== juniper ==
==> flow/design.v (excerpt) <==
module CPU(
    input Clock,
    input Reset,
    input [15:0] Mem_Data,
	 input SerialValid,
	 input [15:0] SerialDataIn,
	 input [7:0] GamePad,
    output [15:0] Mem_Addr,
    output Mem_Write,
    output [15:0] Data_Out,
	 output [15:0] VGA_Start,
	 output [15:0] VGA_Row,
	 output SerialSend,
	 output SerialRead,
	 output [15:0] SerialDataOut
    );
	 wire [15:0] INS_TO_CPU;
	 wire [4:0] PSR_TO_CPU;
	 wire [3:0] OpCode;
	 wire [3:0] OpExt;
	 wire [3:0] RegIn;
	 wire [3:0] RegA;
	 wire [3:0] RegB;
	 wire [15:0] Immediate;
	 wire [7:0] PCImmediate;
	 wire [1:0] SelALU;
	 wire [15:0] A_to_Mux;
	 wire [15:0] A_to_ALU;
	 wire [15:0] B;
	 wire [15:0] S;
	 wire [15:0] PC_OUT;
	 wire [4:0] ALU_TO_PSR;
	 wire [15:0] Time;
	 CPU_Controller CPU_Control(Clock, Reset, INS_TO_CPU, PSR_TO_CPU, 
											GamePad, SerialDataIn, SerialValid, Time,
											OpCode, OpExt, RegWrite, RegIn, RegA, RegB, 
											Immediate, PCImmediate, SelALU, SelMEM, 
											Mem_Write, PCWrite, PCIncrement, 
											PCReset, IRReset, IRWrite, PSRReset, PSREnable,
											VGAS_R, VGAS_E, VGAR_R, VGAR_E,
											SerialSend, SerialRead);
	 RegFile2 rf(Clock, Reset, RegWrite, RegIn, RegA, RegB, S, A_to_Mux, B);
	 ALUmod brain(A_to_ALU, B, OpCode, S, OpExt, ALU_TO_PSR);
	 BusMux alu_mux(SelALU, Immediate, A_to_Mux, Mem_Data, PC_OUT, A_to_ALU);
	 Mux2 mem_mux(SelMEM, B, PC_OUT, Mem_Addr);
	 program_counter pc(Clock, PCReset, PCIncrement, PCImmediate, S, PCWrite, PC_OUT);
	 Processor_Status_Register psr( Clock, PSRReset, PSREnable, ALU_TO_PSR, PSR_TO_CPU);
	 Reg16 InstructionRegister( Clock, IRReset,IRWrite, Mem_Data, INS_TO_CPU);
  ...
Size: about 2600 cells after synthesis, roughly 360 flip-flops, roughly 23000 µm² of cells after synthesis.
export LEC_CHECK = 0
export CAP_MARGIN = 35
export CELL_PAD_IN_SITES_DETAIL_PLACEMENT = 2
export CORE_MARGIN = 4
export CORE_UTILIZATION = 33
export CTS_CLUSTER_DIAMETER = 172
export CTS_CLUSTER_SIZE = 21
export GPL_TIMING_DRIVEN = 0
export MAX_ROUTING_LAYER = met4
export PLACE_DENSITY_LB_ADDON = 0.16
export SLEW_MARGIN = 15
create_clock -name core_clock -period 8.91 [get_ports {Clock}]
run.sh (not shown) runs the stock make flow with config.mk's settings and CLKGATE_MAP_FILE=.
juniper: flow complete, layout not clean; failing: negative setup slack
Changes in pepper relative to juniper:
Settings: CORE_MARGIN changed from 4 to 2; CAP_MARGIN changed from 35 to 20; GPL_TIMING_DRIVEN removed (was 0); CTS_CLUSTER_DIAMETER removed (was 172); SETUP_SLACK_MARGIN newly set to 0.88; MAX_ROUTING_LAYER removed (was met4); SLEW_MARGIN changed from 15 to 20; PLACE_DENSITY_LB_ADDON removed (was 0.16); CORE_UTILIZATION changed from 33 to 40; CELL_PAD_IN_SITES_DETAIL_PLACEMENT removed (was 2); PLACE_DENSITY newly set to 0.6; CTS_CLUSTER_SIZE removed (was 21); the clock period (ns, I/O delays scaled along) changed from 8.91 to 12.8.
--- outcome ---
- In juniper the implementation completed, yet the final layout does not meet the checks, the culprit being negative setup slack.
- Both conditions hold for pepper: the flow ran to the end and the final layout passed the timing, DRC and antenna checks.
- Looking at register-to-register path setup slack across both flows, pepper is the stronger of the two, with juniper trailing.
- Re worst hold slack after final layout: pepper and juniper aren't equal, and the lower value belongs to pepper.
- Compared with juniper, pepper shows instance count on the critical path that has gone down by more than 10%.
- Compared with juniper, in pepper floorplan-stage core utilization rose by 7.1 points, number of cells in the finished layout apart from fillers went down.
Inputs modified between pepper and fjord:
Settings: a change of SETUP_SLACK_MARGIN from 0.88 to 2.52; a change of CORE_UTILIZATION from 40 to 61; a deleted PLACE_DENSITY that had been 0.6; a change of the clock period (ns, I/O delays scaled along) from 12.8 to 9.23.
Results
Comparing pepper and fjord, effective utilization at floorplan is lower on pepper. Lower routed wire length among pepper and fjord: fjord. The run showing the smaller final cell count is fjord. Taking pepper as the reference, in fjord vias per cell rose by 13%; growth of design area from synthesis to finish has increased; global-route usage moved up. fjord: share of total power in combinational logic is 5.9 points higher than what pepper reported. Min internal power contribution across pepper and fjord: pepper. fjord vs pepper on detailed-route wire length on metal 1: fjord is the lower one. Relative to pepper, the cell area of fjord is higher by about 7%. On sequential share of layout area, the lower figure sits with fjord, not pepper. In summary, fjord completed successfully, with a layout that passed the timing, DRC and antenna checks.
Power figures rest on the tool's default switching activity, not on a simulated workload.
